==> v24 <==
==> flow/design.v <==
module contador_de_programa(
    input  wire       clk,
    input  wire       reset,
    input  wire [6:0] cantidad_instrucciones,
    output reg  [1:0] fase,
    output reg  [6:0] o_contador,
    output reg        done
);
wire [6:0] siguiente = o_contador + 7'd1;
always @(posedge clk) begin
    if (reset) begin
        fase       <= 2'd0;
        o_contador <= 7'd0;
        done       <= (cantidad_instrucciones == 7'd0);
    end else if (!done) begin
        if (fase == 2'd2) begin
            fase       <= 2'd0;
            o_contador <= siguiente;
            if (siguiente == cantidad_instrucciones)
                done <= 1'b1;
        end else begin
            fase <= fase + 2'd1;
        end
    end
end
endmodule
module unidad_control
(
    input  [3:0] instruction,
    output reg       write_enable_RB,
    output reg       read_ram,
    output reg       write_ram,
    output reg [3:0] alu_opcode,
    output reg       valido
);
always @* begin
    write_enable_RB = 1'b0;
    read_ram        = 1'b0;
    write_ram       = 1'b0;
    alu_opcode      = 4'b0000;
    valido          = 1'b1;
    case (instruction)
        4'b0000: begin write_enable_RB = 1'b1; alu_opcode = 4'b0000; end  
        4'b0001: begin write_enable_RB = 1'b1; alu_opcode = 4'b0001; end  
        4'b0010: begin write_enable_RB = 1'b1; alu_opcode = 4'b0010; end  
        4'b0011: begin write_enable_RB = 1'b1; alu_opcode = 4'b0110; end  
        4'b0100: begin write_enable_RB = 1'b1; alu_opcode = 4'b0111; end  
        4'b0101: begin write_enable_RB = 1'b1; alu_opcode = 4'b1100; end  
        4'b0110: write_ram = 1'b1;                                         
        4'b0111: read_ram  = 1'b1;                                         
        default: valido = 1'b0;                                            
    endcase
end
endmodule
module alu(
    input  [3:0]      op,
    input  [31:0]     din1_alu,
    input  [31:0]     din2_alu,
    output reg [31:0] result_alu
);
always @* begin
    case (op)
        4'b0000: result_alu = din1_alu & din2_alu;
        4'b0001: result_alu = din1_alu | din2_alu;
        4'b0010: result_alu = din1_alu + din2_alu;
        4'b0110: result_alu = din1_alu - din2_alu;
        4'b0111: result_alu = (din1_alu < din2_alu) ? 32'd1 : 32'd0;
        4'b1100: result_alu = ~(din1_alu | din2_alu);
        default: result_alu = 32'd0;
    endcase
end
endmodule
module banco_de_registros(
    input  wire        clk,
    input  wire        reset,
    input  wire [4:0]  read_address_1,
    input  wire [4:0]  read_address_2,
    input  wire [4:0]  write_address,
    input  wire [31:0] data_write,
    input  wire        write_enable,
    output wire [31:0] data_register_1,
    output wire [31:0] data_register_2
);
reg [31:0] mem [0:31];
function [31:0] valor_inicial(input [4:0] r);
    case (r)
        5'd0:  valor_inicial = 32'h000000DE;
        5'd1:  valor_inicial = 32'h0000006F;
        5'd2:  valor_inicial = 32'h00000064;
        5'd3:  valor_inicial = 32'h000000C8;
        5'd7:  valor_inicial = 32'h00000014;
        5'd8:  valor_inicial = 32'h00000015;
        5'd9:  valor_inicial = 32'h00000016;
        5'd10: valor_inicial = 32'h00000052;
        5'd11: valor_inicial = 32'h0000001B;
        5'd12: valor_inicial = 32'h7FFFFFF3;
        5'd16: valor_inicial = 32'h00000017;
        5'd17: valor_inicial = 32'h00000018;
        5'd18: valor_inicial = 32'h00000019;
        default: valor_inicial = 32'h00000000;
    endcase
endfunction
integer i;
always @(posedge clk) begin
    if (reset) begin
        for (i = 0; i < 32; i = i + 1)
            mem[i] <= valor_inicial(i[4:0]);
    end else if (write_enable) begin
        mem[write_address] <= data_write;
    end
end
assign data_register_1 = mem[read_address_1];
assign data_register_2 = mem[read_address_2];
endmodule
module ram(
    input  wire        clk,
    input  wire [31:0] address,
    input  wire [31:0] din,
    input  wire        write_enable,
    output wire [31:0] dout
);
reg [31:0] mem [0:31];
always @(posedge clk) begin
    if (write_enable)
        mem[address[4:0]] <= din;
end
assign dout = mem[address[4:0]];
endmodule
module jericalla_evolucion(
    input  wire        clk,
    input  wire        reset,
    input  wire [6:0]  cantidad_instrucciones,
    output wire [6:0]  imem_addr,
    input  wire [18:0] imem_data,
    output reg  [31:0] data_out,
    output reg         zf,
    output reg         valid,
    output wire        done
);
wire [1:0] fase;
wire [6:0] pc;
contador_de_programa contador_de_programa_inst(
    .clk(clk),
    .reset(reset),
    .cantidad_instrucciones(cantidad_instrucciones),
    .fase(fase),
    .o_contador(pc),
    .done(done)
);
assign imem_addr = pc;
wire       cu_we_rb, cu_read_ram, cu_write_ram, cu_valido;
wire [3:0] cu_alu_opcode;
unidad_control unidad_control_inst(
    .instruction(imem_data[18:15]),
    .write_enable_RB(cu_we_rb),
    .read_ram(cu_read_ram),
    .write_ram(cu_write_ram),
    .alu_opcode(cu_alu_opcode),
    .valido(cu_valido)
);
wire [31:0] rb_dr1, rb_dr2;
reg  [31:0] resultado;
reg        b1_we_rb, b1_read_ram, b1_write_ram, b1_valido;
reg [3:0]  b1_alu_opcode;
reg [4:0]  b1_rd;
reg [31:0] b1_dr1, b1_dr2;
reg        b2_we_rb, b2_valido;
reg [4:0]  b2_rd;
wire activo = !done;
banco_de_registros banco_de_registros_inst(
    .clk(clk),
    .reset(reset),
    .read_address_1(imem_data[9:5]),
    .read_address_2(imem_data[4:0]),
    .write_address(b2_rd),
    .data_write(resultado),
    .write_enable(activo && fase == 2'd2 && b2_we_rb),
    .data_register_1(rb_dr1),
    .data_register_2(rb_dr2)
);
wire [31:0] alu_result;
alu alu_inst(
    .op(b1_alu_opcode),
    .din1_alu(b1_dr1),
    .din2_alu(b1_dr2),
    .result_alu(alu_result)
);
wire [31:0] ram_dout;
ram ram_inst(
    .clk(clk),
    .address(b1_dr1),
    .din(b1_dr2),
    .write_enable(activo && fase == 2'd1 && b1_write_ram),
    .dout(ram_dout)
);
always @(posedge clk) begin
    if (reset) begin
        b1_we_rb  <= 1'b0;
        b1_read_ram <= 1'b0;
        b1_write_ram <= 1'b0;
        b1_valido <= 1'b0;
        b2_we_rb  <= 1'b0;
        b2_valido <= 1'b0;
        valid     <= 1'b0;
        zf        <= 1'b0;
    end else begin
        valid <= 1'b0;
        if (activo) begin
            case (fase)
                2'd0: begin
                    b1_we_rb      <= cu_we_rb;
                    b1_read_ram   <= cu_read_ram;
                    b1_write_ram  <= cu_write_ram;
                    b1_valido     <= cu_valido;
                    b1_alu_opcode <= cu_alu_opcode;
                    b1_rd         <= imem_data[14:10];
                    b1_dr1        <= rb_dr1;
                    b1_dr2        <= rb_dr2;
                end
                2'd1: begin
                    b2_we_rb  <= b1_we_rb;
                    b2_valido <= b1_valido;
                    b2_rd     <= b1_rd;
                    if (b1_read_ram)
                        resultado <= ram_dout;
                    else if (b1_write_ram)
                        resultado <= b1_dr2;
                    else
                        resultado <= alu_result;
                end
                default: begin
                    valid    <= b2_valido;
                    data_out <= resultado;
                    if (b2_we_rb)
                        zf <= (resultado == 32'd0);
                end
            endcase
        end
    end
end
endmodule
==> flow/run.sh <==
#!/bin/bash
# the make line also repeats each setting of config.mk as NAME=value (left out here)
make -C /OpenROAD-flow-scripts/flow DESIGN_CONFIG=/design/flow/config.mk WORK_HOME=/design/flow/orfs CLKGATE_MAP_FILE= finish
==> flow/config.mk <==
export PLATFORM = sky130hd
export DESIGN_NAME = jericalla_evolucion
export DESIGN_NICKNAME = jericalla_evolucion
export VERILOG_FILES = /design/flow/design.v
export SDC_FILE = /design/flow/constraint.sdc
export NUM_CORES = 4
export LEC_CHECK = 0
export ABC_AREA = 1
export CAP_MARGIN = 25
export CELL_PAD_IN_SITES_DETAIL_PLACEMENT = 1
export CORE_ASPECT_RATIO = 0.96
export CORE_MARGIN = 2
export CORE_UTILIZATION = 70
export CTS_CLUSTER_DIAMETER = 182
export CTS_CLUSTER_SIZE = 30
export GPL_ROUTABILITY_DRIVEN = 1
export GPL_TIMING_DRIVEN = 0
export HOLD_SLACK_MARGIN = 0.17
export MAX_ROUTING_LAYER = met4
export MIN_ROUTING_LAYER = met1
export SETUP_SLACK_MARGIN = -0.75
export SLEW_MARGIN = 30
==> flow/constraint.sdc <==
create_clock -name core_clock -period 7.5 [get_ports {clk}]
set_input_delay 1.5000 -clock core_clock [delete_from_list [all_inputs] [get_ports {clk}]]
set_output_delay 1.5000 -clock core_clock [all_outputs]
set_load 0.01 [all_outputs]
==> inputs of v15, as changes to v24 <==
ABC_AREA = not set   (was 1)
CAP_MARGIN = 20   (was 25)
CELL_PAD_IN_SITES_DETAIL_PLACEMENT = not set   (was 1)
CORE_UTILIZATION = 65   (was 70)
CTS_CLUSTER_DIAMETER = 26   (was 182)
CTS_CLUSTER_SIZE = not set   (was 30)
GPL_TIMING_DRIVEN = 1   (was 0)
MAX_ROUTING_LAYER = not set   (was met4)
SETUP_SLACK_MARGIN = 3.07   (was -0.75)
SLEW_MARGIN = 20   (was 30)
==> flow/constraint.sdc (replaced) <==
create_clock -name core_clock -period 11.0 [get_ports {clk}]
set_input_delay 2.2000 -clock core_clock [delete_from_list [all_inputs] [get_ports {clk}]]
set_output_delay 2.2000 -clock core_clock [all_outputs]
set_load 0.01 [all_outputs]
==> metrics.yaml <==
netlist_instances: 9756
core.rowCount: 137
die_y_um: 380
outcome: "stopped before the end"
netlist_area_mm2: 0.103
synth_cell_types: 52
tool.error: "[ERROR DPL-0033] detailed placement checks failed during check placement."
fp_util_pct: 70.7
haltStage: "detailed placement"
ys_area_mm2: 0.103
yosys.stat.seqShare_pct: 64.1
topCellsByArea: "edfxtp_1 64%, nor2_1 7.9%, o21ai_0 5.4%"
synth_top_area_share_pct: 63.8
(the above is from v24)
==> metrics.yaml <==
outcome: "timing/DRC/antenna clean"
netlist_area_mm2: 0.104
die_y_um: 396
hold_end: "b2_rd[2]$_DFFE_PP_"
topCellsByArea: "edfxtp_1 63%, mux4_2 20%, and2_1 5.3%"
ys_cells: 6042
fin_area_mm2: 0.123
core.rowCount: 143
synth_top_area_share_pct: 63.3
synth_cell_types: 86
final_util_pct: 77.7
ys_area_mm2: 0.104
fp_util_pct: 65.5
(the above is from v15)

* * *

==> job 5388: inputs <==
// jericalla_evolucion: RTL as listed in full above, without the edits since
Settings: LEC_CHECK=0, CAP_MARGIN=20, CORE_MARGIN=2, CORE_UTILIZATION=40, CTS_CLUSTER_DIAMETER=155, PLACE_DENSITY_LB_ADDON=0.07, SLEW_MARGIN=20; clock period 10.0 ns.
run.sh (not shown) runs the stock make flow with config.mk's settings and CLKGATE_MAP_FILE=.
==> inputs of job 9529, as changes to job 5388 <==
CORE_UTILIZATION = 72   (was 40)
CTS_CLUSTER_DIAMETER = default   (was 155)
CTS_CLUSTER_SIZE = 13   (was default)
PLACE_DENSITY_LB_ADDON = default   (was 0.07)
==> flow/constraint.sdc (replaced) <==
create_clock -name core_clock -period 3.11 [get_ports {clk}]
set_input_delay 0.6220 -clock core_clock [delete_from_list [all_inputs] [get_ports {clk}]]
set_output_delay 0.6220 -clock core_clock [all_outputs]
set_load 0.01 [all_outputs]
==> inputs of job 9869, as changes to job 5388 <==
CORE_UTILIZATION = 72   (was 40)
CTS_CLUSTER_DIAMETER = 366   (was 155)
CTS_CLUSTER_SIZE = 13   (was default)
PLACE_DENSITY_LB_ADDON = default   (was 0.07)
==> flow/constraint.sdc (replaced) <==
create_clock -name core_clock -period 3.11 [get_ports {clk}]
set_input_delay 0.6220 -clock core_clock [delete_from_list [all_inputs] [get_ports {clk}]]
set_output_delay 0.6220 -clock core_clock [all_outputs]
set_load 0.01 [all_outputs]
==> results <==
Result of the run: job 9529 complete, but fails checks; job 9869 complete, but fails checks; job 5388 timing/DRC/antenna clean
Reasons for failing layout checks: job 9529 negative setup slack; job 9869 negative setup slack; job 5388 -
Routing usage on met2: job 9529 74.6%; job 9869 74.3%; job 5388 45.2%
Clock skew: job 9529 0.0510 ns; job 9869 0.0754 ns; job 5388 0.0628 ns
Number of gates resized after CTS: job 9529 28; job 9869 22; job 5388 0
Sum of routed wire length over all layers: job 9529 351000 µm; job 9869 351000 µm; job 5388 344000 µm
Worst Path Max Fanout: job 9529 7; job 9869 5; job 5388 48
Starting density of the core: job 9529 72.4%; job 9869 72.4%; job 5388 40.1%
Cell at the slowest stage of the critical path: job 9529 sky130_fd_sc_hd__a2111o_1; job 9869 sky130_fd_sc_hd__o31ai_1; job 5388 sky130_fd_sc_hd__or2_2
DP Worst Slack: job 9529 -0.137 ns; job 9869 -0.137 ns; job 5388 3.77 ns
Number of optimization iterations in the first detailed-route pass: job 9529 9; job 9869 8; job 5388 6
Grt met3 use: job 9529 13.7%; job 9869 13.8%; job 5388 3.43%
Cell type with the highest occurrence count on the critical path: job 9529 sky130_fd_sc_hd__a21oi_1; job 9869 sky130_fd_sc_hd__a21oi_1; job 5388 sky130_fd_sc_hd__buf_4
Standard-cell rows: job 9529 139; job 9869 139; job 5388 187
Worst hold endpoint: job 9529 b1_rd[2]$_DFFE_PP_; job 9869 b1_rd[0]$_DFFE_PP_; job 5388 b2_rd[4]$_DFFE_PP_
CP arrival: job 9529 3.88 ns; job 9869 3.88 ns; job 5388 5.72 ns
First-pass GRT wire length: job 9529 485000 µm; job 9869 483000 µm; job 5388 481000 µm
Via count: job 9529 66951; job 9869 66882; job 5388 58215
Worst hold slack across all endpoints: job 9529 0.301 ns; job 9869 0.287 ns; job 5388 0.403 ns
Number of cells in the design after placement: job 9529 8042; job 9869 8042; job 5388 9210
Worst reg2reg setup slack: job 9529 -0.13 ns; job 9869 -0.23 ns; job 5388 5.11 ns
Worst setup path end: job 9529 resultado[28]$_DFFE_PP_; job 9869 resultado[8]$_DFFE_PP_; job 5388 banco_de_registros_inst.mem[4][16]$_SDFFCE_PN0P_
Sum of routed wire segments on met1: job 9529 102000 µm; job 9869 99800 µm; job 5388 140000 µm

* * *

==> build 13 <==
RTL: the design.v shown in full above, as it stands there.
clock: 7.5 ns
lec_check: 0
abc_area: 1
cap_margin: 25
core_aspect_ratio: 0.96
core_margin: 2
core_utilization: 70
cts_cluster_diameter: 182
cts_cluster_size: 78
gpl_routability_driven: 1
gpl_timing_driven: 0
hold_slack_margin: 0.17
min_routing_layer: met1
setup_slack_margin: -0.75
slew_margin: 30
==> trial 76 (differences from build 13) <==
==> flow/config.mk (replaced) <==
export PLATFORM = sky130hd
export DESIGN_NAME = jericalla_evolucion
export DESIGN_NICKNAME = jericalla_evolucion
export VERILOG_FILES = /design/flow/design.v
export SDC_FILE = /design/flow/constraint.sdc
export NUM_CORES = 4
export LEC_CHECK = 0
export CAP_MARGIN = 20
export CORE_MARGIN = 2
export CORE_UTILIZATION = 65
export CTS_CLUSTER_DIAMETER = 46
export CTS_CLUSTER_SIZE = 63
export SLEW_MARGIN = 20
==> flow/constraint.sdc (replaced) <==
create_clock -name core_clock -period 8.83 [get_ports {clk}]
set_input_delay 1.7660 -clock core_clock [delete_from_list [all_inputs] [get_ports {clk}]]
set_output_delay 1.7660 -clock core_clock [all_outputs]
set_load 0.01 [all_outputs]
==> trial 22 (differences from build 13) <==
==> flow/config.mk (replaced) <==
export PLATFORM = sky130hd
export DESIGN_NAME = jericalla_evolucion
export DESIGN_NICKNAME = jericalla_evolucion
export VERILOG_FILES = /design/flow/design.v
export SDC_FILE = /design/flow/constraint.sdc
export NUM_CORES = 4
export LEC_CHECK = 0
export CAP_MARGIN = 20
export CORE_MARGIN = 2
export CORE_UTILIZATION = 40
export SLEW_MARGIN = 20
==> flow/constraint.sdc (replaced) <==
create_clock -name core_clock -period 10.0 [get_ports {clk}]
set_input_delay 2.0000 -clock core_clock [delete_from_list [all_inputs] [get_ports {clk}]]
set_output_delay 2.0000 -clock core_clock [all_outputs]
set_load 0.01 [all_outputs]
==> comparison table <==
|  | trial 76 | trial 22 | build 13 |
|---|---|---|---|
| Status | complete, no violations | complete, no violations | stopped before the end |
| Last stage reached | - | - | global routing |
| Register share of total power | 0.503 | 0.494 | - |
| Number of fill cells | 9792 | 22074 | - |
| Total setup violations reported at the end of the flow | 0 | 0 | - |
| ANT nets after route | 0 | 0 | - |
| Worst hold stages | 0 | 0 | - |
| Multi-input combinational area share | 0.3121 | 0.3070 | - |
| Adder-cell share of the synthesized area | 0.01303 | 0.01303 | 0.01313 |
| Worst skew pair latency | 0.90 ns | 0.91 ns | - |
| Setup Crit Path Kind | in2reg | in2reg | - |
| Sequential fraction of total cell area | 0.5788 | 0.5681 | - |
| Reg-to-Reg Start | b1_dr1[0]$_DFFE_PP_ | contador_de_programa_inst.done$_DFF_P_ | - |
| Worst path arrival time | 5.24 ns | 5.95 ns | - |
| Total number of nets in the final design | 6139 | 6177 | - |
Power figures rest on the tool's default switching activity, not on a simulated workload.
